## flow/run.sh

```bash
#!/bin/bash
# the make line also repeats each setting of config.mk as NAME=value (left out here)
make -C /OpenROAD-flow-scripts/flow DESIGN_CONFIG=/design/flow/config.mk WORK_HOME=/design/flow/orfs CLKGATE_MAP_FILE= finish
```

## flow/constraint.sdc

```tcl
create_clock -name core_clock -period 6.18 [get_ports {CK}]
set_input_delay 1.2360 -clock core_clock [delete_from_list [all_inputs] [get_ports {CK}]]
set_output_delay 1.2360 -clock core_clock [all_outputs]
set_load 0.01 [all_outputs]
```

## flow/design.v

```verilog
module and4(in1, in2, out);
	input [3:0] in1, in2;
	output[3:0] out;
	and a1(out[0], in1[0], in2[0]);
	and a2(out[1], in1[1], in2[1]);
	and a3(out[2], in1[2], in2[2]);
	and a4(out[3], in1[3], in2[3]);
endmodule
module and16(in1, in2, out);
	input [15:0] in1, in2;
	output[15:0] out;
	and4 a11(.in1(in1[3:0]), .in2(in2[3:0]), .out(out[3:0]));
	and4 a12(.in1(in1[7:4]), .in2(in2[7:4]), .out(out[7:4]));
	and4 a13(.in1(in1[11:8]), .in2(in2[11:8]), .out(out[11:8]));
	and4 a14(.in1(in1[15:12]), .in2(in2[15:12]), .out(out[15:12]));
endmodule
module or4(in1, in2, out);
	input [3:0] in1, in2;
	output[3:0] out;
	or a1(out[0], in1[0], in2[0]);
	or a2(out[1], in1[1], in2[1]);
	or a3(out[2], in1[2], in2[2]);
	or a4(out[3], in1[3], in2[3]);
endmodule
module or16(in1, in2, out);
	input [15:0] in1, in2;
	output[15:0] out;
	or4 a11(.in1(in1[3:0]), .in2(in2[3:0]), .out(out[3:0]));
	or4 a12(.in1(in1[7:4]), .in2(in2[7:4]), .out(out[7:4]));
	or4 a13(.in1(in1[11:8]), .in2(in2[11:8]), .out(out[11:8]));
	or4 a14(.in1(in1[15:12]), .in2(in2[15:12]), .out(out[15:12]));
endmodule
module complent(in, go, CK, reset, out, busy, fin);
	input  [15:0] in;
	input  go;
	input  CK, reset;
	output reg [15:0] out;
	output reg busy;
	output reg fin;
	reg [15:0] m;
	reg [15:0] o, mm, c;
	always@(posedge CK) begin
		if(reset) begin
			busy <= 1'b0;
			fin  <= 1'b0;
		end
		else begin
			fin <= 1'b0;
			if(busy == 1'b0) begin
				if(go) begin
					o  = 16'hffff ^ in;
					mm = 16'h0001;
					c  = o & mm;
					o  = o ^ mm;
					mm = c << 1;
					out  <= o;
					m    <= mm;
					busy <= 1'b1;
				end
			end
			else if(m == 16'h0000) begin
				busy <= 1'b0;
				fin  <= 1'b1;
			end
			else begin
				out <= out ^ m;
				m   <= (out & m) << 1;
			end
		end
	end
endmodule
module adder(in1, in2, go, CK, reset, out, busy, fin);
	input [15:0] in1, in2;
	input go;
	input CK, reset;
	output reg [15:0] out;
	output reg busy;
	output reg fin;
	reg [15:0] cc;
	reg [15:0] o, c, m;
	always@(posedge CK) begin
		if(reset) begin
			busy <= 1'b0;
			fin  <= 1'b0;
		end
		else begin
			fin <= 1'b0;
			if(busy == 1'b0) begin
				if(go) begin
					o = in1 ^ in2;
					c = in1 & in2;
					c = c << 1;
					if(c == 16'h0000) begin
						busy <= 1'b0;
						fin  <= 1'b1;
					end
					else begin
						m = o & c;
						o = o ^ c;
						c = m << 1;
						busy <= 1'b1;
					end
					out <= o;
					cc  <= c;
				end
			end
			else if(cc == 16'h0000) begin
				busy <= 1'b0;
				fin  <= 1'b1;
			end
			else begin
				out <= out ^ cc;
				cc  <= (out & cc) << 1;
			end
		end
	end
endmodule
module muler(in1, in2, go, CK, reset, out, busy, fin);
	input		[15:0] in1, in2;
	input		go;
	input  		CK, reset;
	output reg	[15:0] out;
	output reg  busy;
	output reg  fin;
	reg[15:0] m1, m2;
	reg[15:0] a1, a2, o;
	always @(posedge CK) begin
		if(reset) begin
			busy <= 1'b0;
			fin  <= 1'b0;
		end
		else begin
			fin <= 1'b0;
			if(busy == 1'b0 && go == 1'b0) begin
			end
			else begin
				if(busy == 1'b0) begin
					a1 = in1;
					a2 = in2;
					o  = 16'h0000;
				end
				else begin
					a1 = m1;
					a2 = m2;
					o  = out;
				end
				if(a2[0] == 1'b1)
					o = o + a1;
				a1 = a1 << 1;
				a2 = a2 >> 1;
				m1  <= a1;
				m2  <= a2;
				out <= o;
				if(a2 == 16'h0000) begin
					busy <= 1'b0;
					fin  <= 1'b1;
				end
				else
					busy <= 1'b1;
			end
		end
	end
endmodule
module diver(in1, in2, go, CK, reset, reminder, quotient, busy, fin);
	input [15:0] in1, in2;
	input go;
	input CK, reset;
	output reg [15:0] reminder, quotient;
	output reg busy;
	output reg fin;
	reg [31:0] m1, m2;
	reg [15:0] divisor;
	reg [4:0]  cnt;
	reg [31:0] t1, t2;
	reg [15:0] d;
	reg [4:0]  n;
	always @(posedge CK) begin
		if(reset) begin
			busy <= 1'b0;
			fin  <= 1'b0;
		end
		else begin
			fin <= 1'b0;
			if(busy == 1'b0 && go == 1'b0) begin
			end
			else begin
				if(busy == 1'b0) begin
					t1 = {16'h0000, in1};
					t2 = {in2, 16'h0000};
					d  = in2;
					n  = 5'b00000;
				end
				else begin
					t1 = m1;
					t2 = m2;
					d  = divisor;
					n  = cnt;
				end
				if(n < 5'b10001) begin
					if(t1[31:16] >= d)
						t1 = t1 - t2 + 1'b1;
					t1 = t1 << 1;
					n  = n + 1'b1;
					busy <= 1'b1;
				end
				else begin
					busy <= 1'b0;
					fin  <= 1'b1;
				end
				if(n == 5'b10000) begin
					if(t1[31:16] >= d)
						t1 = t1 - t2 + 1'b1;
					reminder <= t1[31:16];
					quotient <= t1[15:0];
				end
				m1      <= t1;
				m2      <= t2;
				divisor <= d;
				cnt     <= n;
			end
		end
	end
endmodule
module mux3to8(in, in1, in2, in3, in4, in5, in6, in7, select, out);
	input [15:0] in, in1, in2, in3, in4, in5, in6, in7;
	input [2:0]  select;
	output reg [15:0] out;
	always @(*) begin
		case(select)
			3'b000:out = in;
			3'b001:out = in1;
			3'b010:out = in2;
			3'b011:out = in3;
			3'b100:out = in4;
			3'b101:out = in5;
			3'b110:out = in6;
			3'b111:out = in7;
		endcase
	end
endmodule
module alu16(CK, reset, start, instruction, inputR1, inputR2, outputR, busy, done);
	input [15:0] inputR1, inputR2;
	input [2:0] instruction;
	input CK, reset, start;
	output[15:0] outputR;
	output busy;
	output done;
	reg  [2:0]  op;
	reg  [15:0] out5, out6;
	reg         finL;
	wire [3:0]  busyL;
	wire [3:0]  finU;
	wire        go;
	wire  [15:0] out, out1, out2, out3, out4, and_o, or_o;
	assign go = start & ~busy;
	adder add(
		.in1(inputR1),
		.in2(inputR2),
		.go(go & (instruction == 3'b000)),
		.CK(CK),
		.reset(reset),
		.out(out),
		.busy(busyL[0]),
		.fin(finU[0])
	);
	complent com(
		.in(inputR1),
		.go(go & (instruction == 3'b001)),
		.CK(CK),
		.reset(reset),
		.out(out1),
		.busy(busyL[1]),
		.fin(finU[1])
	);
	muler mul(
		.in1(inputR1),
		.in2(inputR2),
		.go(go & (instruction == 3'b010)),
		.CK(CK),
		.reset(reset),
		.out(out2),
		.busy(busyL[2]),
		.fin(finU[2])
	);
	diver div(
		.in1(inputR1),
		.in2(inputR2),
		.go(go & ((instruction == 3'b011) | (instruction == 3'b100))),
		.CK(CK),
		.reset(reset),
		.reminder(out3),
		.quotient(out4),
		.busy(busyL[3]),
		.fin(finU[3])
	);
	and16 and1(inputR1, inputR2, and_o);
	or16 or1(inputR1, inputR2, or_o);
	mux3to8 outp(
		.in(out),
		.in1(out1),
		.in2(out2),
		.in3(out3),
		.in4(out4),
		.in5(out5),
		.in6(out6),
		.in7(16'h0000),
		.select(op),
		.out(outputR)
	);
	always @(posedge CK) begin
		if(reset) begin
			finL <= 1'b0;
		end
		else begin
			finL <= go & ((instruction == 3'b101) | (instruction == 3'b110) | (instruction == 3'b111));
			if(go) begin
				op   <= instruction;
				out5 <= and_o;
				out6 <= or_o;
			end
		end
	end
	assign busy = busyL[0] | busyL[1] | busyL[2] | busyL[3];
	assign done = finL | finU[0] | finU[1] | finU[2] | finU[3];
endmodule
```

## flow/config.mk

```make
export PLATFORM = sky130hd
export DESIGN_NAME = alu16
export DESIGN_NICKNAME = alu16
export VERILOG_FILES = /design/flow/design.v
export SDC_FILE = /design/flow/constraint.sdc
export NUM_CORES = 4
export LEC_CHECK = 0
export CAP_MARGIN = 20
export CORE_MARGIN = 2
export CORE_UTILIZATION = 72
export CTS_CLUSTER_SIZE = 21
export PLACE_DENSITY_LB_ADDON = 0.28
export SETUP_SLACK_MARGIN = -0.13
export SLEW_MARGIN = 20
```

==> results.cfg, run 1 <==
; implementation run metrics
[run_status]
status = aborted with a tool error
haltStage = global routing
error_line = [ERROR GRT-0232] Routing congestion too high. Check the congestion heatmap in the GUI.

[floorplan]
die_w_um = 167
core_um2 = 26000
die_y_um = 167
chipArea_um2 = 27800
fp-utilization_pct = 73.2
placementRows = 59
io_pins = 56

[synth]
muxShareOfSynthArea_pct = 6.96
synth.net_count = 2175
synthCells = 1895
yosysWarnings = 6
ys_cells = 1895
adder_share_pct = 16.0
top_area_cell = edfxtp_1
ys_sh_aoi_pct = 14.7
ys_seq_share_pct = 42.0
syn_area_per_cell_um2 = 10.0
synth_flops = 269
ys_sh_xor_pct = 3.36
synthTopCellsByArea = edfxtp_1, ha_1, mux2i_1
yosysUniqueCellTypes = 78
netlist_logic_family_top = adder cells
top_cells_by_count = edfxtp_1, ha_1, nand2_1
ys_async_sr_fraction_pct = 0
most_common_cell = edfxtp_1
syn_area_um2 = 19000
synth_top_area_share_pct = 41.0
ff_type = edfxtp_1
edf_count = 260
yosysChipArea_um2 = 19000
synthSimpleGateAreaFrac_pct = 12.1

[global_route]
grt-ovfl-total = 3435
grtUsageTotal_pct = 108

[placement]
gp_congestion = 0.982
hpwl_mm = 47.4
dpl_worst_slack_ns = -1.26
dpl-instance-area_um2 = 22300
io_buffers = 55

[clock_tree]
cts-root-buf = clkbuf_16
cts_buffer_depth = 3
ctsHoldBuffers = 0
cts.htree.levels = 1
clock-sinks = 269
numCtsBuffers = 29
[stage by stage]
stage / instances / utilization (%) / power (uW)
after floorplan: 1895 / - / 3040
after global placement: 2545 / 85.9 / 3670
after detailed placement: 2545 / 85.9 / 3750
after CTS: 2678 / 93.3 / 5630
[layer usage]
| layer | overflow | track usage (%) |
|---|---|---|
| met5 | 3 | 40.9 |
| met4 | 712 | 121 |
| met3 | 34 | 80.1 |
| met2 | 2669 | 146 |
| met1 | 17 | 92.0 |
[repair_timing]
item / CTS
resized: 138
buffers inserted: 79
endpoints found under the setup margin: 59
gates cloned: 2
pin swaps: 41
==> run 2: changes to the inputs <==
- CTS_CLUSTER_DIAMETER: unset -> 191
- CTS_CLUSTER_SIZE: 21 -> 97
- PLACE_DENSITY: unset -> 0.41
- PLACE_DENSITY_LB_ADDON: 0.28 -> unset
- SETUP_SLACK_MARGIN: -0.13 -> 1.19
- TNS_END_PERCENT: unset -> 5
- clock period: 6.18 -> 5.5 ns (I/O delays scaled with it)
==> run 2 against run 1 <==
  * The flow again stops in global routing
  * Synthesized area is the same
  * Die size is the same
  * Synthesized cell count is the same
==> results.cfg, run 2 <==
; implementation run metrics
[clock_tree]
cts.htree.levels = 1
cts_buffer_depth = 3
numCtsBuffers = 6
cts-root-buf = clkbuf_16
ctsHoldBuffers = 0
clock-sinks = 269

[synth]
synthSimpleGateAreaFrac_pct = 12.1
syn_area_um2 = 19000
ys_sh_aoi_pct = 14.7
ys_sh_xor_pct = 3.36
adder_share_pct = 16.0
yosysUniqueCellTypes = 78
syn_area_per_cell_um2 = 10.0
edf_count = 260
top_area_cell = edfxtp_1
muxShareOfSynthArea_pct = 6.96
synthCells = 1895
netlist_logic_family_top = adder cells
synth.net_count = 2175
top_cells_by_count = edfxtp_1, ha_1, nand2_1
synthTopCellsByArea = edfxtp_1, ha_1, mux2i_1
yosysWarnings = 6
synth_top_area_share_pct = 41.0
ys_seq_share_pct = 42.0
most_common_cell = edfxtp_1
ys_cells = 1895
ff_type = edfxtp_1
ys_async_sr_fraction_pct = 0
synth_flops = 269
yosysChipArea_um2 = 19000

[floorplan]
die_y_um = 167
io_pins = 56
die_w_um = 167
core_um2 = 26000
chipArea_um2 = 27800
fp-utilization_pct = 73.2
placementRows = 59

[placement]
hpwl_mm = 49.0
io_buffers = 55
gp_congestion = 0.990
dpl-instance-area_um2 = 22800

[global_route]
grt-ovfl-total = 331
grtUsageTotal_pct = 84.5

[run_status]
status = aborted with a tool error
haltStage = global routing
error_line = [ERROR GRT-0232] Routing congestion too high. Check the congestion heatmap in the GUI.
## run 2: metrics by stage
step | util [%] | hold WS (ns) | instances | worst slack (ns) | TNS, ns
after floorplan | - | 0.522 | 1895 | -0.410 | -11.05
after global placement | 87.6 | 0.541 | 2582 | -1.49 | -78.59
after detailed placement | 87.6 | 0.561 | 2582 | -1.65 | -90.31
after CTS | 93.8 | 0.622 | 2682 | -0.533 | -16.59
## run 2: metal layers
metal / track usage, % / GRT overflow
met1: 84.0 / 8
met2: 98.8 / 164
met3: 70.8 / 4
met4: 90.6 / 154
met5: 23.7 / 1
## run 2: what timing repair did
action	in CTS
gates cloned	3
hold endpoints to repair	0
pin swaps	64
gates resized	209
endpoints found under the setup margin	65
setup buffers	89
==> run 3: changes to the inputs <==
- CELL_PAD_IN_SITES_DETAIL_PLACEMENT: unset -> 0
- CELL_PAD_IN_SITES_GLOBAL_PLACEMENT: unset -> 1
- CORE_UTILIZATION: 72 -> 61
- CTS_CLUSTER_DIAMETER: 191 -> unset
- CTS_CLUSTER_SIZE: 97 -> unset
- GPL_ROUTABILITY_DRIVEN: unset -> 1
- MIN_ROUTING_LAYER: unset -> met1
- PLACE_DENSITY: 0.41 -> unset
- PLACE_DENSITY_LB_ADDON: unset -> 0.16
- SETUP_SLACK_MARGIN: 1.19 -> unset
- SLEW_MARGIN: 20 -> 30
- TNS_END_PERCENT: 5 -> unset
- clock period: 5.5 -> 6.58 ns (I/O delays scaled with it)
==> run 3 against run 2 <==
  * Now fails the layout checks on setup timing
  * Synthesized cell count is the same
  * Die size rose by 18%
  * Synthesized area did not move
==> results.cfg, run 3 <==
; generated from flow reports
[worst_setup_path]
worstSetupPathType = input pin to flop
r2r_cells = 26
crit_buf_inv = 4
cp_common_cell = ha_1
cp_num_cells = 26
crit_start = inputR2[5]
critPathMaxStageDelay_ns = 0.44
r2r_setup_slack_ns = 0.01
crit_slowest_cell = o31a_4
r2r_start = div.busy
crit_family = AND-OR/OR-AND gates
worstPathArrival_ns = 6.91
reg2reg_to = div.reminder[4]
cp.required_ns = 6.89
crit_end = div.reminder[4]
endpoint_kind = flop
worstSetupStartpointType = input pin
worst-path-max-fanout = 8

[synth]
muxShareOfSynthArea_pct = 6.96
synth_top_area_share_pct = 41.0
synth.net_count = 2175
synth_flops = 269
edf_count = 260
top_cells_by_count = edfxtp_1, ha_1, nand2_1
syn_area_um2 = 19000
netlist_logic_family_top = adder cells
ys_async_sr_fraction_pct = 0
yosysUniqueCellTypes = 78
syn_area_per_cell_um2 = 10.0
synthCells = 1895
adder_share_pct = 16.0
ys_seq_share_pct = 42.0
synthTopCellsByArea = edfxtp_1, ha_1, mux2i_1
ys_sh_aoi_pct = 14.7
yosysWarnings = 6
synthSimpleGateAreaFrac_pct = 12.1
ff_type = edfxtp_1
ys_sh_xor_pct = 3.36
most_common_cell = edfxtp_1
top_area_cell = edfxtp_1
ys_cells = 1895
yosysChipArea_um2 = 19000

[clock_tree]
cts-root-buf = clkbuf_16
clk_latency_ns = 0.57
cts_tree = done
cts_buffer_depth = 3
clock-sinks = 269
clk_pin_slew_ns = 0.06
cts.htree.levels = 1
ctsHoldBuffers = 0
numCtsBuffers = 30

[detailed_routing]
met1_length_mm = 24.0
routed.top_layer = met4
wl_per_cell_um = 22.4
vias = 16600
post_drt_via_cell_ratio = 6.16
drt_iter0_drc = 1762
wirelength_mm = 60.4
dr_wl_met2_mm = 28.3
dr_wl_met3_mm = 5.19
diodes = 0
antenna_left = 0
drc = 0
firstDrtPassIters = 5

[min_path]
holdPathEnd = div.m2[8]
hp-class = flop to flop
holdPathStages = 2
hold_start = div.m2[8]

[final_timing]
whs_ns = 0.569
period_used_pct = 100
skew_ns = 0.0166
fmax_mhz = 151
slew_viol_final = 0
setup_ws_ns = -0.0266
fin_tns_setup_ns = -0.0361
setup_viol = 2
tightest_slew_ns = 0.973
rsz0062_at_grt = yes
slew_headroom_pct = 35.1
finalHoldViolations = 0
final.min_clock_period_ns = 6.61

[power]
p_per_area_nw_per_um2 = 220
p_int_uw = 3730
leakage_uw = 0.0108
worst_ir_drop_vdd_mv = 0.205
comb_power_uw = 1720
pwr-share-clk_pct = 31.1
switching_power_uw = 1650
power_frac_comb_pct = 31.9
pg_seq_uw = 1990
powerClk_uw = 1670
total_power_uw = 5380
swShare_pct = 30.7
pwr-share-seq_pct = 37.0
power.group.top = sequential cells

[run_status]
status = failed layout checks
so_faults = setup timing

[floorplan]
placementRows = 64
die_w_um = 181
chipArea_um2 = 32600
core_um2 = 30700
io_pins = 56
fp-utilization_pct = 62.1
die_y_um = 181

[run]
tool_warnings = 45
cap_violations = 0

[global_route]
grt_pass1_vias = 16100
grtUsageTotal_pct = 35.6
grt_max_degree = 64
antenna_found_initial = 0
grt_pass1_wl_mm = 90.6
grt-ovfl-total = 0

[placement]
dp_cells = 2599
dpl_worst_slack_ns = -1.09
io_buffers = 55
hpwl_mm = 44.9
gp_congestion = 1.02

[finish]
stdcell_count = 2697
nets = 2557
fillers = 1896
synthToLayoutAreaGrowth_pct = 28.2
[run 3: area by class of cell]
class	count	area, um^2	area share [%]
inverters	164	639	2.62
clock buffers	33	762	3.12
well taps	396	495	2.03
multi-input cells	1388	10800	44.5
repair buffers	424	3460	14.2
clock inverters	23	199	0.815
flip-flops and latches	269	7990	32.8
[run 3: through the flow]
stage                     util [%]  instance area (um^2)
after floorplan                  -                 19000
final                         79.6                 24400
after detailed placement      72.9                 22300
after global placement        72.9                 22300
after CTS                     77.1                 23700
after global routing          79.6                 24400
[run 3: metal layers]
| metal | up-vias | track usage, % |
|---|---|---|
| li1 | 7643 | - |
| met1 | 7945 | 48.0 |
| met2 | 846 | 58.9 |
| met3 | 185 | 4.67 |
| met4 | 0 | 13.2 |
| met5 | - | 0 |
[run 3: timing repair]
action                                  4_1_cts  5_1_grt
pin swaps                                     8       57
endpoints found under the hold margin         0        0
resized                                      73      160
endpoints found under the setup margin       61       61
setup buffers                                16       24
cloned                                        1        0
==> run 4: changes to the inputs <==
- CELL_PAD_IN_SITES_DETAIL_PLACEMENT: 0 -> unset
- CELL_PAD_IN_SITES_GLOBAL_PLACEMENT: 1 -> unset
- CORE_UTILIZATION: 61 -> 71
- CTS_CLUSTER_SIZE: unset -> 22
- GPL_ROUTABILITY_DRIVEN: 1 -> unset
- MIN_ROUTING_LAYER: met1 -> unset
- PLACE_DENSITY_LB_ADDON: 0.16 -> 0.29
- clock period: 6.58 -> 6.24 ns (I/O delays scaled with it)
==> run 4 against run 3 <==
  * The run now fails in global routing
  * Die size down 14%
  * Synthesized area unchanged
  * Synthesized cell count unchanged
==> results.cfg, run 4 <==
; implementation run metrics
[run_status]
haltStage = global routing
error_line = [ERROR GRT-0232] Routing congestion too high. Check the congestion heatmap in the GUI.
status = aborted with a tool error

[clock_tree]
clock-sinks = 269
numCtsBuffers = 29
cts.htree.levels = 1
cts_buffer_depth = 3
cts-root-buf = clkbuf_16

[floorplan]
chipArea_um2 = 28100
core_um2 = 26200
placementRows = 59
fp-utilization_pct = 72.6
die_y_um = 168
die_w_um = 168
io_pins = 56

[synth]
synthCells = 1895
ys_seq_share_pct = 42.0
adder_share_pct = 16.0
ys_sh_xor_pct = 3.36
ys_sh_aoi_pct = 14.7
muxShareOfSynthArea_pct = 6.96
ys_async_sr_fraction_pct = 0
ys_cells = 1895
synthSimpleGateAreaFrac_pct = 12.1
most_common_cell = edfxtp_1
synth_top_area_share_pct = 41.0
top_cells_by_count = edfxtp_1, ha_1, nand2_1
syn_area_per_cell_um2 = 10.0
synth.net_count = 2175
synthTopCellsByArea = edfxtp_1, ha_1, mux2i_1
synth_flops = 269
edf_count = 260
yosysUniqueCellTypes = 78
top_area_cell = edfxtp_1
yosysWarnings = 6
ff_type = edfxtp_1
netlist_logic_family_top = adder cells
yosysChipArea_um2 = 19000
syn_area_um2 = 19000

[placement]
gp_congestion = 1.04
hpwl_mm = 47.0
dpl_worst_slack_ns = -1.25
dpl-instance-area_um2 = 22200
io_buffers = 55

[global_route]
grtUsageTotal_pct = 92.1
grt-ovfl-total = 1411
run 4: repair_timing:
item	4_1_cts
gates cloned	1
setup buffers	73
gates resized	162
pin swaps	55
hold buffers	0
endpoints found under the setup margin	64
run 4: metal layers:
| metal | overflow | global-route usage, % |
|---|---|---|
| met3 | 16 | 70.9 |
| met1 | 9 | 86.4 |
| met4 | 398 | 105 |
| met2 | 987 | 115 |
| met5 | 1 | 25.2 |
run 4: stage by stage:
step,cells,hold slack [ns]
CTS,2650,0.574
detailed placement,2523,0.557
global placement,2523,0.540
floorplan,1895,0.522
==> run 5: changes to the inputs <==
- ABC_AREA: unset -> 1
- CELL_PAD_IN_SITES_DETAIL_PLACEMENT: unset -> 2
- CELL_PAD_IN_SITES_GLOBAL_PLACEMENT: unset -> 1
- CORE_ASPECT_RATIO: unset -> 1.55
- CORE_MARGIN: 2 -> 7
- CORE_UTILIZATION: 71 -> 58
- CTS_CLUSTER_DIAMETER: unset -> 289
- CTS_CLUSTER_SIZE: 22 -> 46
- GPL_ROUTABILITY_DRIVEN: unset -> 0
- GPL_TIMING_DRIVEN: unset -> 0
- HOLD_SLACK_MARGIN: unset -> 0.16
- MAX_ROUTING_LAYER: unset -> met4
- MIN_ROUTING_LAYER: unset -> met1
- PLACE_DENSITY_LB_ADDON: 0.29 -> 0.11
- SETUP_SLACK_MARGIN: unset -> 1.36
- SLEW_MARGIN: 30 -> 35
- TNS_END_PERCENT: unset -> 40
- clock period: 6.24 -> 7.7 ns (I/O delays scaled with it)
==> run 5 against run 4 <==
  * The flow stops in detailed placement
  * Synthesized area up 6.6%
  * Synthesized cell count up 35%
  * Die size up 44%
==> results.cfg, run 5 <==
; implementation run metrics
[synth]
ff_type = edfxtp_1
ys_sh_aoi_pct = 9.54
top_area_cell = edfxtp_1
syn_area_um2 = 20300
yosysUniqueCellTypes = 53
synthSimpleGateAreaFrac_pct = 25.6
yosysChipArea_um2 = 20300
yosysWarnings = 6
synthCells = 2561
top_cells_by_count = nand2_1, inv_1, edfxtp_1
edf_count = 260
synth_flops = 269
ys_cells = 2561
ys_sh_xor_pct = 1.73
ys_seq_share_pct = 39.4
ys_async_sr_fraction_pct = 0
synth.net_count = 2841
synth_top_area_share_pct = 38.5
most_common_cell = nand2_1
netlist_logic_family_top = simple AND/OR/NAND/NOR gates
syn_area_per_cell_um2 = 7.92
synthTopCellsByArea = edfxtp_1, ha_1, nand2_1
adder_share_pct = 15.0
muxShareOfSynthArea_pct = 0

[floorplan]
core_um2 = 34600
placementRows = 85
io_pins = 56
chipArea_um2 = 40500
die_y_um = 247
die_w_um = 164
fp-utilization_pct = 58.7

[run_status]
haltStage = detailed placement
status = aborted with a tool error
error_line = [ERROR DPL-0033] detailed placement checks failed during check placement.

[placement]
io_buffers = 54
## run 5: stage by stage
stage	setup WS, ns	TNS, ns	std cells
after global placement	-0.578	-18.64	3050
after floorplan	1.49	0	2561
==> run 6: changes to the inputs <==
- CELL_PAD_IN_SITES_DETAIL_PLACEMENT: 2 -> unset
- CELL_PAD_IN_SITES_GLOBAL_PLACEMENT: 1 -> unset
- CORE_ASPECT_RATIO: 1.55 -> unset
- CORE_MARGIN: 7 -> 2
- CORE_UTILIZATION: 58 -> 68
- CTS_CLUSTER_DIAMETER: 289 -> 337
- CTS_CLUSTER_SIZE: 46 -> 99
- GPL_ROUTABILITY_DRIVEN: 0 -> unset
- GPL_TIMING_DRIVEN: 0 -> unset
- HOLD_SLACK_MARGIN: 0.16 -> unset
- MAX_ROUTING_LAYER: met4 -> unset
- MIN_ROUTING_LAYER: met1 -> unset
- PLACE_DENSITY: unset -> 0.35
- PLACE_DENSITY_LB_ADDON: 0.11 -> unset
- SETUP_SLACK_MARGIN: 1.36 -> unset
- SLEW_MARGIN: 35 -> 20
- TNS_END_PERCENT: 40 -> unset
- clock period: 7.7 -> 4.39 ns (I/O delays scaled with it)
==> run 6 against run 5 <==
  * The flow stops in global routing
  * Die size down 23%
  * Synthesized area unchanged
  * Synthesized cell count unchanged
==> results.cfg, run 6 <==
; implementation run metrics
[run_status]
status = aborted with a tool error
haltStage = global routing
error_line = [ERROR GRT-0116] Global routing finished with congestion. Check the congestion regions in the DRC Viewer.

[placement]
dp_cells = 3344
hpwl_mm = 55.0
gp_congestion = 1.10
dpl-instance-area_um2 = 24600
io_buffers = 55

[synth]
ys_seq_share_pct = 39.4
yosysWarnings = 6
netlist_logic_family_top = simple AND/OR/NAND/NOR gates
ys_cells = 2561
ys_sh_aoi_pct = 9.54
synth.net_count = 2841
ys_sh_xor_pct = 1.73
syn_area_um2 = 20300
top_cells_by_count = nand2_1, inv_1, edfxtp_1
yosysChipArea_um2 = 20300
edf_count = 260
syn_area_per_cell_um2 = 7.92
synth_top_area_share_pct = 38.5
ys_async_sr_fraction_pct = 0
ff_type = edfxtp_1
muxShareOfSynthArea_pct = 0
top_area_cell = edfxtp_1
synthTopCellsByArea = edfxtp_1, ha_1, nand2_1
synthSimpleGateAreaFrac_pct = 25.6
yosysUniqueCellTypes = 53
most_common_cell = nand2_1
synthCells = 2561
synth_flops = 269
adder_share_pct = 15.0

[floorplan]
die_w_um = 177
io_pins = 56
chipArea_um2 = 31200
die_y_um = 177
core_um2 = 29500
fp-utilization_pct = 68.8
placementRows = 63

[clock_tree]
ctsHoldBuffers = 0
clock-sinks = 269
cts.htree.levels = 1
numCtsBuffers = 6
cts-root-buf = clkbuf_16
cts_buffer_depth = 3

[global_route]
grt-ovfl-total = 20
grtUsageTotal_pct = 72.7
run 6: per-layer routing:
metal | GRT usage [%] | overflow
met3 | 53.2 | 0
met1 | 73.9 | 0
met5 | 26.3 | 2
met2 | 92.0 | 6
met4 | 70.1 | 12
run 6: repair_timing:
action	CTS
buffers inserted	41
gates cloned	6
resized	419
endpoints found under the setup margin	64
pin swaps	143
run 6: per-stage QoR:
stage / setup WS, ns / total power, uW
floorplan: -0.267 / 5180
global placement: -1.60 / 6730
detailed placement: -1.73 / 6880
CTS: -0.404 / 8870
==> run 7: changes to the inputs <==
- ABC_AREA: 1 -> unset
- CORE_UTILIZATION: 68 -> 72
- CTS_CLUSTER_DIAMETER: 337 -> 400
- CTS_CLUSTER_SIZE: 99 -> 97
- PLACE_DENSITY: 0.35 -> 0.39
- clock period: 4.39 -> 4.37 ns (I/O delays scaled with it)
==> run 7 against run 6 <==
  * The flow stops in clock tree synthesis
  * Die size down 11%
  * Synthesized area down 6.2%
  * Synthesized cell count down 26%
==> results.cfg, run 7 <==
; implementation run metrics
[synth]
yosysChipArea_um2 = 19000
most_common_cell = edfxtp_1
ys_seq_share_pct = 42.0
syn_area_um2 = 19000
ys_cells = 1895
top_cells_by_count = edfxtp_1, ha_1, nand2_1
ys_async_sr_fraction_pct = 0
yosysWarnings = 6
synthCells = 1895
top_area_cell = edfxtp_1
synthSimpleGateAreaFrac_pct = 12.1
muxShareOfSynthArea_pct = 6.96
ys_sh_aoi_pct = 14.7
edf_count = 260
yosysUniqueCellTypes = 78
ys_sh_xor_pct = 3.36
synth_flops = 269
syn_area_per_cell_um2 = 10.0
synth_top_area_share_pct = 41.0
netlist_logic_family_top = adder cells
adder_share_pct = 16.0
synthTopCellsByArea = edfxtp_1, ha_1, mux2i_1
synth.net_count = 2175
ff_type = edfxtp_1

[floorplan]
io_pins = 56
die_w_um = 167
placementRows = 59
core_um2 = 26000
fp-utilization_pct = 73.2
chipArea_um2 = 27800
die_y_um = 167

[placement]
gp_congestion = 1.06
io_buffers = 55
dpl_worst_slack_ns = -2.59
hpwl_mm = 51.6

[run_status]
haltStage = clock tree synthesis
status = aborted with a tool error
error_line = [ERROR DPL-0038] Utilization greater than 100%, impossible to legalize
==> run 7: per-stage QoR <==
step / instance area (um^2) / setup TNS (ns) / total power, uW / instances / util, %
after floorplan: 19400 / -64.42 / 4370 / 1895 / -
after global placement: 23400 / -133.15 / 5330 / 2644 / 89.9
after detailed placement: 23400 / -147.60 / 5470 / 2644 / 89.9
==> run 8: changes to the inputs <==
- CORE_UTILIZATION: 72 -> 58
- CTS_CLUSTER_DIAMETER: 400 -> unset
- CTS_CLUSTER_SIZE: 97 -> unset
- PLACE_DENSITY: 0.39 -> unset
- SETUP_SLACK_MARGIN: unset -> 1.16
- SLEW_MARGIN: 20 -> 30
- clock period: 4.37 -> 4.09 ns (I/O delays scaled with it)
==> run 8 against run 7 <==
  * Now fails the layout checks on setup timing
  * Synthesized area unchanged
  * Synthesized cell count unchanged
  * Die size up 24%
==> results.cfg, run 8 <==
; generated from flow reports
[floorplan]
placementRows = 66
core_um2 = 32500
die_y_um = 185
die_w_um = 185
io_pins = 56
chipArea_um2 = 34300
fp-utilization_pct = 58.6

[worst_setup_path]
cp_common_cell = ha_1
r2r_start = div.busy
crit_slowest_cell = o41ai_2
cp_num_cells = 26
endpoint_kind = flop
critPathMaxStageDelay_ns = 0.59
crit_family = AND-OR/OR-AND gates
worstSetupStartpointType = flop
crit_buf_inv = 5
r2r_cells = 26
worst-path-max-fanout = 8
worstPathArrival_ns = 6.91
reg2reg_to = div.reminder[4]
crit_start = div.busy
worstSetupPathType = flop to flop
r2r_setup_slack_ns = -2.48
cp.required_ns = 4.43
crit_end = div.reminder[4]

[detailed_routing]
wirelength_mm = 81.5
post_drt_via_cell_ratio = 6.48
firstDrtPassIters = 6
vias = 19500
wl_per_cell_um = 27.1
drt_iter0_drc = 2437
drc = 0
antenna_left = 0

[finish]
final_cell_area_um2 = 28700
synthToLayoutAreaGrowth_pct = 50.9
nets = 2816
fillers = 1455
utilization_pct = 88.5

[final_timing]
skew_ns = 0.0224
slew_viol_final = 0
tightest_slew_ns = 0.884
period_used_pct = 161
rsz0062_at_grt = yes
final.min_clock_period_ns = 6.57
fmax_mhz = 152
setup_ws_ns = -2.48
slew_headroom_pct = 40.9
finalHoldViolations = 0
setup_viol = 64

[synth]
yosysUniqueCellTypes = 78
synthTopCellsByArea = edfxtp_1, ha_1, mux2i_1
synth_top_area_share_pct = 41.0
syn_area_per_cell_um2 = 10.0
adder_share_pct = 16.0
ys_sh_aoi_pct = 14.7
top_cells_by_count = edfxtp_1, ha_1, nand2_1
synthSimpleGateAreaFrac_pct = 12.1
most_common_cell = edfxtp_1
ff_type = edfxtp_1
ys_seq_share_pct = 42.0
syn_area_um2 = 19000
ys_async_sr_fraction_pct = 0
ys_cells = 1895
muxShareOfSynthArea_pct = 6.96
synth.net_count = 2175
ys_sh_xor_pct = 3.36
yosysChipArea_um2 = 19000
synthCells = 1895
yosysWarnings = 6
edf_count = 260
netlist_logic_family_top = adder cells
synth_flops = 269
top_area_cell = edfxtp_1

[power]
power.group.top = combinational logic
switching_power_uw = 3260
swShare_pct = 33.3
comb_power_uw = 3920
power_frac_comb_pct = 40.0
worst_ir_drop_vdd_mv = 0.259
leakage_uw = 0.0125
powerClk_uw = 2680
pwr-share-seq_pct = 32.7
pg_seq_uw = 3200
pwr-share-clk_pct = 27.3
p_per_area_nw_per_um2 = 341
p_int_uw = 6540

[global_route]
antenna_found_initial = 1
grt_pass1_wl_mm = 99.2
grtUsageTotal_pct = 38.6
grt-ovfl-total = 0
grt_pass1_vias = 17300
grt_max_degree = 63

[min_path]
hold_start = mul.m1[7]
holdPathEnd = mul.m1[8]
holdPathStages = 2
hp-class = flop to flop

[clock_tree]
clock-sinks = 269
cts_buffer_depth = 3
cts_tree = done
cts.htree.levels = 1
cts-root-buf = clkbuf_16
clk_latency_ns = 0.59
ctsHoldBuffers = 0
numCtsBuffers = 31
clk_pin_slew_ns = 0.07

[placement]
dpl-instance-area_um2 = 23800
gp_congestion = 0.954
hpwl_mm = 48.1
io_buffers = 55
dpl_worst_slack_ns = -2.65

[run_status]
so_faults = setup timing
status = failed layout checks

[run]
cap_violations = 0
tool_warnings = 48
## run 8: final cells by class
| class | count | area, um^2 | area share, % |
|---|---|---|---|
| tap | 442 | 553 | 1.93 |
| clock buffer | 39 | 826 | 2.88 |
| timing repair inverter | 1 | 5.00 | 0.0174 |
| multi-input combinational | 1388 | 12500 | 43.7 |
| sequential | 269 | 8000 | 27.8 |
| timing repair buffer | 681 | 6030 | 21.0 |
| inverter | 164 | 641 | 2.23 |
| clock inverter | 19 | 128 | 0.444 |
| antenna | 1 | 2.50 | 0.00871 |
## run 8: per-stage QoR
step / TNS [ns] / instances / total power, uW / hold slack (ns)
floorplan: -74.34 / 1895 / 4720 / 0.516
global placement: -146.32 / 2750 / 5800 / 0.537
detailed placement: -149.34 / 2750 / 5870 / 0.549
CTS: -94.23 / 2916 / 8920 / 0.562
global route: -131.96 / 3003 / 10000 / 0.587
finish: -127.63 / 3004 / 9800 / 0.564
## run 8: layer usage
layer,wire (um),up-vias,GRT usage [%]
li1,-,8159,-
met1,27600,9202,49.2
met2,37400,1564,64.9
met3,9500,526,6.59
met4,6970,0,17.1
met5,0,-,0
## run 8: timing repair
action,in CTS,in global routing
resized,312,308
gates cloned,2,12
buffers inserted,106,75
pin swaps,90,110
endpoints found under the hold margin,0,0
endpoints found under the setup margin,234,313
==> run 9: changes to the inputs <==
- ABC_AREA: unset -> 1
- CELL_PAD_IN_SITES_DETAIL_PLACEMENT: unset -> 0
- CELL_PAD_IN_SITES_GLOBAL_PLACEMENT: unset -> 0
- CORE_UTILIZATION: 58 -> 64
- CTS_CLUSTER_SIZE: unset -> 71
- GPL_ROUTABILITY_DRIVEN: unset -> 0
- MIN_ROUTING_LAYER: unset -> met1
- PLACE_DENSITY_LB_ADDON: unset -> 0.06
- SETUP_SLACK_MARGIN: 1.16 -> 0.02
- SLEW_MARGIN: 30 -> 5
- TNS_END_PERCENT: unset -> 85
- clock period: 4.09 -> 4.94 ns (I/O delays scaled with it)
==> run 9 against run 8 <==
  * The flow now stops in global routing
  * Synthesized cell count rose by 35%
  * Die size decreased by 3.3%
  * Synthesized area increased by 6.6%
==> results.cfg, run 9 <==
; implementation run metrics
[floorplan]
io_pins = 56
chipArea_um2 = 33100
placementRows = 65
fp-utilization_pct = 64.6
die_w_um = 182
die_y_um = 182
core_um2 = 31400

[synth]
ys_sh_xor_pct = 1.73
synthTopCellsByArea = edfxtp_1, ha_1, nand2_1
netlist_logic_family_top = simple AND/OR/NAND/NOR gates
muxShareOfSynthArea_pct = 0
yosysUniqueCellTypes = 53
synthSimpleGateAreaFrac_pct = 25.6
yosysWarnings = 6
top_area_cell = edfxtp_1
most_common_cell = nand2_1
top_cells_by_count = nand2_1, inv_1, edfxtp_1
edf_count = 260
ys_async_sr_fraction_pct = 0
synth_flops = 269
yosysChipArea_um2 = 20300
syn_area_per_cell_um2 = 7.92
ff_type = edfxtp_1
synth.net_count = 2841
syn_area_um2 = 20300
ys_cells = 2561
synthCells = 2561
ys_sh_aoi_pct = 9.54
ys_seq_share_pct = 39.4
synth_top_area_share_pct = 38.5
adder_share_pct = 15.0

[clock_tree]
ctsHoldBuffers = 0
clock-sinks = 269
cts.htree.levels = 1
numCtsBuffers = 29
cts-root-buf = clkbuf_16
cts_buffer_depth = 3

[run_status]
status = aborted with a tool error
error_line = [ERROR GRT-0232] Routing congestion too high. Check the congestion heatmap in the GUI.
haltStage = global routing

[placement]
dpl-instance-area_um2 = 24100
io_buffers = 55
dp_cells = 3334
hpwl_mm = 52.5

[global_route]
grt-ovfl-total = 332
grtUsageTotal_pct = 79.5
-- run 9: what timing repair did --
| action | in CTS |
|---|---|
| cloned | 3 |
| resized | 372 |
| pin swaps | 93 |
| setup buffers | 31 |
| setup endpoints to repair | 64 |
-- run 9: per-layer routing --
layer | overflow | GRT usage (%)
met1 | 0 | 77.0
met2 | 208 | 97.6
met3 | 5 | 63.0
met4 | 119 | 83.8
met5 | 0 | 34.1
-- run 9: stage by stage --
stage          worst slack [ns]  hold slack, ns  util, %  TNS (ns)  power [uW]
3_5_place_dp              -1.41           0.561     76.7    -80.61        5900
2_1_floorplan            0.0249           0.485        -         0        4450
3_3_place_gp              -1.33           0.554     76.7    -73.25        5810
4_1_cts                 0.00829           0.575     86.2         0        8880
==> run 10: changes to the inputs <==
- ABC_AREA: 1 -> unset
- CELL_PAD_IN_SITES_DETAIL_PLACEMENT: 0 -> 2
- CELL_PAD_IN_SITES_GLOBAL_PLACEMENT: 0 -> unset
- CORE_MARGIN: 2 -> 4
- CORE_UTILIZATION: 64 -> 67
- CTS_CLUSTER_SIZE: 71 -> unset
- GPL_ROUTABILITY_DRIVEN: 0 -> unset
- MIN_ROUTING_LAYER: met1 -> unset
- PLACE_DENSITY: unset -> 0.94
- PLACE_DENSITY_LB_ADDON: 0.06 -> unset
- SETUP_SLACK_MARGIN: 0.02 -> 1.57
- SLEW_MARGIN: 5 -> 20
- TNS_END_PERCENT: 85 -> unset
- clock period: 4.94 -> 9.12 ns (I/O delays scaled with it)
==> run 10 against run 9 <==
  * Die size down 5.9%
  * The flow stops in detailed placement
  * Synthesized cell count down 26%
  * Synthesized area down 6.2%
==> results.cfg, run 10 <==
; implementation run metrics
[synth]
synth_top_area_share_pct = 41.0
yosysChipArea_um2 = 19000
ys_sh_aoi_pct = 14.7
netlist_logic_family_top = adder cells
adder_share_pct = 16.0
ys_sh_xor_pct = 3.36
ff_type = edfxtp_1
synthTopCellsByArea = edfxtp_1, ha_1, mux2i_1
yosysUniqueCellTypes = 78
ys_cells = 1895
ys_async_sr_fraction_pct = 0
edf_count = 260
synthCells = 1895
syn_area_per_cell_um2 = 10.0
ys_seq_share_pct = 42.0
yosysWarnings = 6
top_cells_by_count = edfxtp_1, ha_1, nand2_1
synth_flops = 269
synthSimpleGateAreaFrac_pct = 12.1
syn_area_um2 = 19000
top_area_cell = edfxtp_1
most_common_cell = edfxtp_1
synth.net_count = 2175
muxShareOfSynthArea_pct = 6.96

[run_status]
haltStage = detailed placement
status = aborted with a tool error
error_line = [ERROR DPL-0033] detailed placement checks failed during check placement.

[floorplan]
core_um2 = 27900
placementRows = 61
die_w_um = 177
die_y_um = 177
io_pins = 56
chipArea_um2 = 31200
fp-utilization_pct = 68.1

[placement]
gp_congestion = 1.02
io_buffers = 55
run 10: per-stage QoR:
| stage | cells | setup WS [ns] | power, uW |
|---|---|---|---|
| global placement | 2277 | 0.376 | 2270 |
| floorplan | 1895 | 2.18 | 2060 |
==> run 11: changes to the inputs <==
- CELL_PAD_IN_SITES_DETAIL_PLACEMENT: 2 -> 0
- CELL_PAD_IN_SITES_GLOBAL_PLACEMENT: unset -> 1
- CORE_MARGIN: 4 -> 2
- CORE_UTILIZATION: 67 -> 58
- GPL_ROUTABILITY_DRIVEN: unset -> 0
- HOLD_SLACK_MARGIN: unset -> 0.11
- MIN_ROUTING_LAYER: unset -> met2
- PLACE_DENSITY: 0.94 -> unset
- PLACE_DENSITY_LB_ADDON: unset -> 0.21
- SETUP_SLACK_MARGIN: 1.57 -> unset
- SLEW_MARGIN: 20 -> 5
- clock period: 9.12 -> 11.1 ns (I/O delays scaled with it)
==> run 11 against run 10 <==
  * Now clean on timing, DRC and antenna
  * Die size rose by 10%
  * Synthesized area did not move
  * Synthesized cell count did not move
==> results.cfg, run 11 <==
; generated from flow reports
[run_status]
status = complete, no violations

[worst_setup_path]
worst-path-max-fanout = 38
reg2reg_to = div.m1[8]
cp.required_ns = 11.40
r2r_cells = 23
worstSetupStartpointType = input pin
cp_cell_sequence = clkdlybuf4s50_1 > inv_1 > o21ai_0 > ha_1 > ha_1 > a21oi_1 > a21boi_0 > a311oi_1 > a31oi_1 > o21ai_1 > nand2_1 > a31oi_1 > mux2_2 > a21oi_1 > ha_1 > o21a_1 > o21ai_0 > a41o_1 > a21oi_4 > buf_4 > and2_1 > buf_4 > mux2i_1
crit_buf_inv = 4
worstSetupPathType = input pin to flop
cp_num_cells = 23
crit_start = inputR1[13]
worstPathArrival_ns = 9.58
r2r_setup_slack_ns = 2.88
critPathMaxStageDelay_ns = 0.95
crit_slowest_cell = and2_1
crit_family = AND-OR/OR-AND gates
cp_common_cell = ha_1
crit_end = div.m1[8]
endpoint_kind = flop
r2r_start = div.busy

[power]
pwr-share-seq_pct = 39.7
worst_ir_drop_vdd_mv = 0.130
pwr-share-clk_pct = 35.6
total_power_uw = 2970
leakage_uw = 0.00884
comb_power_uw = 734
powerClk_uw = 1060
power_frac_comb_pct = 24.7
pg_seq_uw = 1180
switching_power_uw = 938
p_int_uw = 2030
p_per_area_nw_per_um2 = 141
power.group.top = sequential cells
swShare_pct = 31.6

[synth]
ys_sh_xor_pct = 3.36
ys_sh_aoi_pct = 14.7
synthCells = 1895
yosysChipArea_um2 = 19000
synthSimpleGateAreaFrac_pct = 12.1
syn_area_um2 = 19000
adder_share_pct = 16.0
ys_cells = 1895
synth_flops = 269
ys_async_sr_fraction_pct = 0
yosysWarnings = 6
edf_count = 260
synth.net_count = 2175
top_cells_by_count = edfxtp_1, ha_1, nand2_1
ys_seq_share_pct = 42.0
top_area_cell = edfxtp_1
netlist_logic_family_top = adder cells
ff_type = edfxtp_1
synthTopCellsByArea = edfxtp_1, ha_1, mux2i_1
yosysUniqueCellTypes = 78
syn_area_per_cell_um2 = 10.0
synth_top_area_share_pct = 41.0
muxShareOfSynthArea_pct = 6.96
most_common_cell = edfxtp_1

[final_timing]
fin_tns_setup_ns = 0
skew_ns = 0.0285
slew_viol_final = 0
setup_viol = 0
final.min_clock_period_ns = 9.27
period_used_pct = 83.5
slew_headroom_pct = 14.8
fmax_mhz = 108
finalHoldViolations = 0
rsz0062_at_grt = no
tightest_slew_ns = 1.27

[global_route]
grt_max_degree = 87
antenna_found_initial = 1
grt_pass1_vias = 21300
grt-ovfl-total = 0
grtUsageTotal_pct = 49.1
grt_pass1_wl_mm = 83.9

[detailed_routing]
wl_per_cell_um = 23.3
post_drt_via_cell_ratio = 8.41
wirelength_mm = 56.2
vias = 20200
antenna_left = 0
firstDrtPassIters = 27
drc = 0
drt_iter0_drc = 4857

[clock_tree]
clk_pin_slew_ns = 0.06
numCtsBuffers = 30
cts_buffer_depth = 3
cts_resized = 0
post-cts-setup-buffer-count = 0
clock-sinks = 269
clk_latency_ns = 0.60
cts-root-buf = clkbuf_16
cts.htree.levels = 1
ctsHoldBuffers = 0
cts_tree = done

[placement]
hpwl_mm = 39.6
io_buffers = 55

[min_path]
holdPathStages = 2
holdPathEnd = mul.m2[12]
hp-class = flop to flop
hold_start = mul.m2[13]

[run]
cap_violations = 0
tool_warnings = 43

[floorplan]
core_um2 = 32500
die_w_um = 185
chipArea_um2 = 34300
placementRows = 66
fp-utilization_pct = 58.6
io_pins = 56
die_y_um = 185

[finish]
nets = 2208
synthToLayoutAreaGrowth_pct = 10.7
fillers = 2644
## run 11: area by class of cell
class / count / area [um^2] / share of cell area (%)
Antenna cell: 14 / 35.0 / 0.166
Timing Repair Buffer: 75 / 701 / 3.32
Tap cell: 442 / 553 / 2.62
Sequential cell: 269 / 7990 / 37.9
Inverter: 164 / 617 / 2.93
Clock inverter: 21 / 253 / 1.20
Clock buffer: 34 / 766 / 3.63
Multi-Input combinational cell: 1388 / 10200 / 48.2
## run 11: per-layer routing
layer | routed length (um) | vias to the layer above | track usage (%)
met4 | 7860 | 48 | 17.5
met1 | 0 | 6923 | -
met2 | 24400 | 5520 | 54.4
li1 | - | 6893 | -
met5 | 1160 | - | 33.6
met3 | 22700 | 863 | 63.7
## run 11: per-stage QoR
step	setup slack, ns	util (%)	instance area, um^2	cells	hold slack (ns)
after floorplan	3.76	-	19000	1895	0.522
after global placement	1.75	61.7	20000	2338	0.544
after detailed placement	1.75	61.7	20000	2338	0.549
after CTS	2.33	64.8	21000	2393	0.567
after global routing	1.50	64.9	21100	2398	0.608
final	1.83	64.9	21100	2407	0.581
==> run 12: changes to the inputs <==
- CELL_PAD_IN_SITES_DETAIL_PLACEMENT: 0 -> unset
- CELL_PAD_IN_SITES_GLOBAL_PLACEMENT: 1 -> unset
- CORE_UTILIZATION: 58 -> 57
- GPL_ROUTABILITY_DRIVEN: 0 -> unset
- HOLD_SLACK_MARGIN: 0.11 -> unset
- MIN_ROUTING_LAYER: met2 -> unset
- PLACE_DENSITY_LB_ADDON: 0.21 -> unset
- SETUP_SLACK_MARGIN: unset -> 1.15
- SLEW_MARGIN: 5 -> 20
- clock period: 11.1 -> 4.15 ns (I/O delays scaled with it)
==> run 12 against run 11 <==
  * Now fails the layout checks on setup timing
  * Sequential cell count unchanged
  * Via count down 6.5%
  * First-iteration DRC count down 55%
  * Design area up 36%
  * Setup slack worse by 3.9 ns
  * Cell count up 24%
  * Die size up 1.7%
  * Power rose to 3.2 times the previous value
  * Count of clock-buffer cells in the layout up 7
  * Hold slack worse by 0.0095 ns
  * Utilization up 23 points
  * Critical path type is now flop to flop
  * Largest cell class unchanged
==> results.cfg, run 12 <==
; generated from flow reports
[synth]
ys_async_sr_fraction_pct = 0
most_common_cell = edfxtp_1
adder_share_pct = 16.0
yosysChipArea_um2 = 19000
ys_sh_xor_pct = 3.36
syn_area_per_cell_um2 = 10.0
synthCells = 1895
yosysWarnings = 6
synth_top_area_share_pct = 41.0
ys_sh_aoi_pct = 14.7
ys_cells = 1895
edf_count = 260
top_cells_by_count = edfxtp_1, ha_1, nand2_1
synthSimpleGateAreaFrac_pct = 12.1
netlist_logic_family_top = adder cells
synthTopCellsByArea = edfxtp_1, ha_1, mux2i_1
synth.net_count = 2175
synth_flops = 269
syn_area_um2 = 19000
muxShareOfSynthArea_pct = 6.96
top_area_cell = edfxtp_1
ff_type = edfxtp_1
yosysUniqueCellTypes = 78
ys_seq_share_pct = 42.0

[detailed_routing]
met1_length_mm = 27.3
drc = 0
drt_iter0_drc = 2175
antenna_left = 0
dr_wl_met3_mm = 8.23
dr_wl_met2_mm = 36.1
post_drt_via_cell_ratio = 6.32
vias = 18900
wl_per_cell_um = 25.9
firstDrtPassIters = 8
wirelength_mm = 77.7
routed.top_layer = met5
diodes = 0

[worst_setup_path]
worstSetupPathType = flop to flop
r2r_start = div.busy
crit_buf_inv = 8
worstPathArrival_ns = 6.55
endpoint_kind = flop
r2r_setup_slack_ns = -2.11
cp.required_ns = 4.44
r2r_cells = 30
cp_common_cell = buf_4
worst-path-max-fanout = 8
crit_end = div.m1[29]
reg2reg_to = div.m1[29]
critPathMaxStageDelay_ns = 0.38
crit_start = div.busy
crit_slowest_cell = dfxtp_4
crit_family = AND-OR/OR-AND gates
worstSetupStartpointType = flop
cp_num_cells = 30

[clock_tree]
cts_tree = done
cts_buffer_depth = 3
cts-root-buf = clkbuf_16
clk_latency_ns = 0.58
clk_pin_slew_ns = 0.07
clock-sinks = 269
numCtsBuffers = 31
ctsHoldBuffers = 0
cts.htree.levels = 1

[floorplan]
core_um2 = 32700
fp-utilization_pct = 58.2
chipArea_um2 = 34900
io_pins = 56
die_w_um = 187
placementRows = 66
die_y_um = 187

[power]
pg_seq_uw = 3160
p_int_uw = 6470
pwr-share-seq_pct = 32.9
leakage_uw = 0.0125
worst_ir_drop_vdd_mv = 0.309
pwr-share-clk_pct = 29.4
p_per_area_nw_per_um2 = 334
powerClk_uw = 2820
power.group.top = combinational logic
power_frac_comb_pct = 37.7
swShare_pct = 32.5
comb_power_uw = 3610
switching_power_uw = 3110

[final_timing]
fmax_mhz = 160
finalHoldViolations = 0
fin_tns_setup_ns = -112.96
final.min_clock_period_ns = 6.26
tightest_slew_ns = 1.01
skew_ns = 0.0285
setup_ws_ns = -2.11
rsz0062_at_grt = yes
setup_viol = 64
slew_viol_final = 0
period_used_pct = 151
slew_headroom_pct = 32.2

[placement]
io_buffers = 55
gp_congestion = 0.924
hpwl_mm = 47.8

[run]
tool_warnings = 48
cap_violations = 0

[run_status]
so_faults = setup timing
status = failed layout checks

[min_path]
holdPathStages = 2
holdPathEnd = mul.m2[9]
hp-class = flop to flop
hold_start = mul.m2[10]

[finish]
nets = 2809
utilization_pct = 87.7
synthToLayoutAreaGrowth_pct = 50.7

[global_route]
grtUsageTotal_pct = 38.1
grt-ovfl-total = 0
grt_max_degree = 81
grt_pass1_wl_mm = 103
grt_pass1_vias = 17800
antenna_found_initial = 4
run 12: repair_timing:
action | CTS | global route
endpoints found under the setup margin | 151 | 317
buffers inserted | 95 | 94
gates resized | 321 | 268
cloned | 7 | 9
pin swaps | 96 | 99
run 12: layout make-up:
class,count,area (um^2)
inverters,164,646
clock inverters,16,159
multi-input cells,1388,12400
repair buffers,675,6060
flip-flops and latches,269,8000
well taps,442,553
clock buffers,41,853
fillers,1564,4020
run 12: layer usage:
metal,track usage [%],vias to the layer above
met5,0,-
met1,48.1,8997
li1,-,8149
met3,6.38,431
met2,64.5,1345
met4,16.9,6
run 12: stage by stage:
step | setup slack, ns | instance area, um^2 | total power, uW | std cells | hold WS [ns]
after floorplan | -1.58 | 19800 | 4650 | 1895 | 0.516
after global placement | -2.70 | 23700 | 5670 | 2733 | 0.534
after detailed placement | -2.85 | 23700 | 5750 | 2733 | 0.532
after CTS | -1.54 | 26600 | 8880 | 2892 | 0.539
after global routing | -2.26 | 28700 | 9850 | 2995 | 0.616
final | -2.11 | 28700 | 9580 | 2995 | 0.572
==> run 13: changes to the inputs <==
- ABC_AREA: unset -> 1
- CORE_UTILIZATION: 57 -> 52
- GPL_ROUTABILITY_DRIVEN: unset -> 0
- MAX_ROUTING_LAYER: unset -> met4
- MIN_ROUTING_LAYER: unset -> met2
- SETUP_SLACK_MARGIN: 1.15 -> 0.65
- clock period: 4.15 -> 12.1 ns (I/O delays scaled with it)
==> run 13 against run 12 <==
  * The run now finishes clean
  * Sequential power decreased by 65%
  * Hold slack got worse by 0.00059 ns
  * Register-to-register slack gained 6.8 ns
  * Largest cell class unchanged
  * Highest routed layer is now met4
==> results.cfg, run 13 <==
; generated from flow reports
[clock_tree]
clk_latency_ns = 0.66
ctsHoldBuffers = 0
cts.htree.levels = 1
cts_buffer_depth = 3
clk_pin_slew_ns = 0.06
post-cts-setup-buffer-count = 0
cts_tree = done
clock-sinks = 269
numCtsBuffers = 31
cts_resized = 0
cts-root-buf = clkbuf_16

[global_route]
grt-ovfl-total = 0
grtUsageTotal_pct = 54.1
grt_pass1_wl_mm = 106
grt_pass1_vias = 26100
antenna_found_initial = 0
grt_max_degree = 64

[worst_setup_path]
crit_slowest_cell = clkdlybuf4s50_1
cp_num_cells = 34
worstSetupPathType = input pin to flop
worstPathArrival_ns = 8.72
endpoint_kind = flop
reg2reg_to = div.m1[25]
crit_end = div.m1[25]
r2r_start = div.busy
worstSetupStartpointType = input pin
r2r_setup_slack_ns = 4.66
worst-path-max-fanout = 6
r2r_cells = 35
cp_common_cell = nand2_1
cp.required_ns = 12.50
crit_family = simple AND/OR/NAND/NOR gates
crit_buf_inv = 6
critPathMaxStageDelay_ns = 0.59
crit_start = inputR1[1]

[placement]
hpwl_mm = 50.5
dp_cells = 3072
io_buffers = 55
dpl_worst_slack_ns = 2.85

[finish]
nets = 2868
synthToLayoutAreaGrowth_pct = 10.4
fillers = 3632
stdcell_count = 3133
utilization_pct = 58.1

[synth]
synthTopCellsByArea = edfxtp_1, ha_1, nand2_1
most_common_cell = nand2_1
ys_sh_xor_pct = 1.73
ys_async_sr_fraction_pct = 0
syn_area_um2 = 20300
top_cells_by_count = nand2_1, inv_1, edfxtp_1
ff_type = edfxtp_1
adder_share_pct = 15.0
netlist_logic_family_top = simple AND/OR/NAND/NOR gates
syn_area_per_cell_um2 = 7.92
synth_top_area_share_pct = 38.5
yosysUniqueCellTypes = 53
ys_seq_share_pct = 39.4
yosysWarnings = 6
ys_cells = 2561
top_area_cell = edfxtp_1
synthCells = 2561
edf_count = 260
synth_flops = 269
synth.net_count = 2841
synthSimpleGateAreaFrac_pct = 25.6
muxShareOfSynthArea_pct = 0
yosysChipArea_um2 = 20300
ys_sh_aoi_pct = 9.54

[detailed_routing]
wirelength_mm = 69.9
vias = 25100
post_drt_via_cell_ratio = 8.01
drt_iter0_drc = 7030
drc = 0
wl_per_cell_um = 22.3
antenna_left = 0
firstDrtPassIters = 44

[power]
switching_power_uw = 1190
powerClk_uw = 1020
swShare_pct = 37.5
leakage_uw = 0.0108
pwr-share-clk_pct = 32.0
p_per_area_nw_per_um2 = 142
total_power_uw = 3180
worst_ir_drop_vdd_mv = 0.134
comb_power_uw = 1060
pwr-share-seq_pct = 34.7
pg_seq_uw = 1100
power_frac_comb_pct = 33.4
power.group.top = sequential cells
p_int_uw = 1990

[floorplan]
die_w_um = 202
core_um2 = 38600
fp-utilization_pct = 52.6
placementRows = 72
die_y_um = 202
io_pins = 56
chipArea_um2 = 40600

[final_timing]
rsz0062_at_grt = no
skew_ns = 0.0336
setup_viol = 0
fmax_mhz = 120
finalHoldViolations = 0
slew_viol_final = 0
slew_headroom_pct = 19.8
setup_ws_ns = 3.78
fin_tns_setup_ns = 0
period_used_pct = 68.8
tightest_slew_ns = 1.20
final.min_clock_period_ns = 8.32

[run_status]
status = complete, no violations

[min_path]
holdPathStages = 2
holdPathEnd = mul.m2[1]
hp-class = flop to flop
hold_start = mul.m2[2]

[run]
tool_warnings = 43
cap_violations = 0
[run 13: area by class of cell]
cell class                      instances  area (um^2)  share of cell area [%]
Clock inverter                         14          169                   0.755
Inverter                              367         1380                    6.16
Timing Repair Buffer                   72          698                    3.12
Multi-Input combinational cell       1847        10600                    47.4
Sequential cell                       269         7990                    35.7
Antenna cell                            3         7.51                  0.0335
Clock buffer                           43          881                    3.93
Tap cell                              518          648                    2.90
[run 13: through the flow]
stage	cell area, um^2	hold WS, ns
after global placement	21300	0.548
after global routing	22400	0.608
after floorplan	20300	0.485
final	22400	0.571
after CTS	22300	0.576
after detailed placement	21300	0.556
[run 13: routing by layer]
| metal | vias up | share of wire (%) | wire, um | global-route usage [%] |
|---|---|---|---|---|
| met5 | - | 0 | 0 | - |
| met4 | 0 | 15 | 10500 | 16.4 |
| met3 | 1150 | 40 | 28100 | 66.8 |
| met2 | 6759 | 45 | 31200 | 62.3 |
| met1 | 8590 | 0 | 0 | - |
| li1 | 8584 | - | - | - |
==> run 14: changes to the inputs <==
- ABC_AREA: 1 -> unset
- CELL_PAD_IN_SITES_DETAIL_PLACEMENT: unset -> 1
- CELL_PAD_IN_SITES_GLOBAL_PLACEMENT: unset -> 3
- CORE_MARGIN: 2 -> 5
- CORE_UTILIZATION: 52 -> 63
- CTS_CLUSTER_DIAMETER: unset -> 170
- MAX_ROUTING_LAYER: met4 -> met5
- PLACE_DENSITY: unset -> 0.73
- SETUP_SLACK_MARGIN: 0.65 -> -0.17
- TNS_END_PERCENT: unset -> 20
- clock period: 12.1 -> 5.3 ns (I/O delays scaled with it)
==> run 14 against run 13 <==
  * The flow now stops in global placement without I/O
  * Synthesized area is 6.2% lower
  * Die size is 17% lower
  * Synthesized cell count is 26% lower
==> results.cfg, run 14 <==
; implementation run metrics
[synth]
most_common_cell = edfxtp_1
synthTopCellsByArea = edfxtp_1, ha_1, mux2i_1
yosysChipArea_um2 = 19000
syn_area_per_cell_um2 = 10.0
synthCells = 1895
ys_sh_xor_pct = 3.36
muxShareOfSynthArea_pct = 6.96
adder_share_pct = 16.0
synth_top_area_share_pct = 41.0
netlist_logic_family_top = adder cells
synth.net_count = 2175
top_cells_by_count = edfxtp_1, ha_1, nand2_1
ff_type = edfxtp_1
ys_async_sr_fraction_pct = 0
ys_seq_share_pct = 42.0
yosysWarnings = 6
syn_area_um2 = 19000
synth_flops = 269
ys_sh_aoi_pct = 14.7
yosysUniqueCellTypes = 78
ys_cells = 1895
synthSimpleGateAreaFrac_pct = 12.1
edf_count = 260
top_area_cell = edfxtp_1

[floorplan]
fp-utilization_pct = 64.0
chipArea_um2 = 33800
placementRows = 63
die_w_um = 184
core_um2 = 29700
die_y_um = 184

[run_status]
status = aborted with a tool error
error_line = [ERROR GPL-0301] Utilization 126.386 % exceeds 100%.
haltStage = global placement without I/O
==> run 15: changes to the inputs <==
- CELL_PAD_IN_SITES_DETAIL_PLACEMENT: 1 -> unset
- CELL_PAD_IN_SITES_GLOBAL_PLACEMENT: 3 -> unset
- CORE_MARGIN: 5 -> 2
- CORE_UTILIZATION: 63 -> 16
- CTS_CLUSTER_DIAMETER: 170 -> unset
- GPL_ROUTABILITY_DRIVEN: 0 -> unset
- MAX_ROUTING_LAYER: met5 -> unset
- MIN_ROUTING_LAYER: met2 -> unset
- PLACE_DENSITY: 0.73 -> unset
- SETUP_SLACK_MARGIN: -0.17 -> unset
- TNS_END_PERCENT: 20 -> unset
- clock period: 5.3 -> 7.89 ns (I/O delays scaled with it)
==> run 15 against run 14 <==
  * The run now finishes clean
  * Synthesized area unchanged
  * Die size rose to 3.6 times the previous value
  * Synthesized cell count stayed put
==> results.cfg, run 15 <==
; generated from flow reports
[clock_tree]
clk_latency_ns = 0.60
cts_tree = done
cts-root-buf = clkbuf_16
post-cts-setup-buffer-count = 0
cts_resized = 0
clock-sinks = 269
cts_buffer_depth = 3
ctsHoldBuffers = 0
clk_pin_slew_ns = 0.07
numCtsBuffers = 30
cts.htree.levels = 1

[finish]
utilization_pct = 19.6
final_cell_area_um2 = 23200
synthToLayoutAreaGrowth_pct = 21.7
seq_area_um2 = 7990
logic_area_um2 = 10200
fillers = 12900
nets = 2305

[floorplan]
die_y_um = 349
chipArea_um2 = 122000
die_w_um = 349
core_um2 = 118000
fp-utilization_pct = 16.1
io_pins = 56
placementRows = 126

[power]
pg_seq_uw = 1660
comb_power_uw = 1080
pwr-share-clk_pct = 34.8
p_int_uw = 2920
switching_power_uw = 1280
power.group.top = sequential cells
worst_ir_drop_vdd_mv = 0.171
swShare_pct = 30.4
leakage_uw = 0.00931
total_power_uw = 4190
power_frac_comb_pct = 25.7
pwr-share-seq_pct = 39.5
p_per_area_nw_per_um2 = 181
powerClk_uw = 1460

[global_route]
grt_pass1_vias = 14200
grtUsageTotal_pct = 9.45
grt-ovfl-total = 0
antenna_found_initial = 4
grt_max_degree = 64
grt_pass1_wl_mm = 88.5

[placement]
hpwl_mm = 45.7
dpl-instance-area_um2 = 22200
dpl_worst_slack_ns = -0.0185
gp_congestion = 0.887
io_buffers = 55

[synth]
synthCells = 1895
top_area_cell = edfxtp_1
yosysChipArea_um2 = 19000
ys_sh_aoi_pct = 14.7
yosysWarnings = 6
synth.net_count = 2175
ys_sh_xor_pct = 3.36
synth_flops = 269
syn_area_per_cell_um2 = 10.0
synth_top_area_share_pct = 41.0
synthTopCellsByArea = edfxtp_1, ha_1, mux2i_1
top_cells_by_count = edfxtp_1, ha_1, nand2_1
most_common_cell = edfxtp_1
synthSimpleGateAreaFrac_pct = 12.1
ff_type = edfxtp_1
adder_share_pct = 16.0
edf_count = 260
muxShareOfSynthArea_pct = 6.96
syn_area_um2 = 19000
ys_seq_share_pct = 42.0
yosysUniqueCellTypes = 78
ys_cells = 1895
netlist_logic_family_top = adder cells
ys_async_sr_fraction_pct = 0

[worst_setup_path]
crit_buf_inv = 5
r2r_start = div.busy
worstSetupPathType = input pin to flop
worstPathArrival_ns = 7.61
cp_num_cells = 29
reg2reg_to = div.reminder[15]
critPathMaxStageDelay_ns = 0.44
r2r_cells = 26
crit_end = div.reminder[13]
worstSetupStartpointType = input pin
endpoint_kind = flop
worst-path-max-fanout = 16
crit_slowest_cell = clkdlybuf4s50_1
r2r_setup_slack_ns = 1.13
crit_start = inputR2[6]
crit_family = AND-OR/OR-AND gates
cp.required_ns = 8.22

[min_path]
holdPathEnd = mul.out[14]
hp-class = flop to flop
hold_start = mul.out[14]
holdPathStages = 2

[final_timing]
fin_tns_setup_ns = 0
tightest_slew_ns = 0.967
rsz0062_at_grt = no
fmax_mhz = 137
setup_ws_ns = 0.614
skew_ns = 0.0308
slew_headroom_pct = 35.0
setup_viol = 0
final.min_clock_period_ns = 7.28
finalHoldViolations = 0
period_used_pct = 92.2
slew_viol_final = 0

[run]
tool_warnings = 43
cap_violations = 0

[detailed_routing]
wirelength_mm = 58.6
drc = 0
vias = 14600
wl_per_cell_um = 16.4
antenna_left = 0
post_drt_via_cell_ratio = 4.08
firstDrtPassIters = 5
drt_iter0_drc = 1213

[run_status]
status = complete, no violations
==> run 15: final cells by class <==
class,instances,share of cell area [%]
multi-input combinational,1388,43.8
sequential,269,34.5
clock buffer,33,3.29
tap,1536,8.30
antenna,1,0.0108
timing repair buffer,172,6.33
clock inverter,22,1.06
inverter,164,2.66
==> run 15: stage by stage <==
stage,cells,hold WS [ns]
finish,3585,0.564
global route,3584,0.600
CTS,3584,0.572
detailed placement,3529,0.557
global placement,3529,0.548
floorplan,1895,0.522
==> run 15: per-layer routing <==
metal	track usage, %	vias up	share of wire, %
met5	0	-	0.041
met1	12.6	7000	45
li1	-	7118	-
met4	3.82	4	4.0
met2	15.3	394	45
met3	1.34	106	5.8
No activity file was given, so power comes from the tool's default toggle rates.
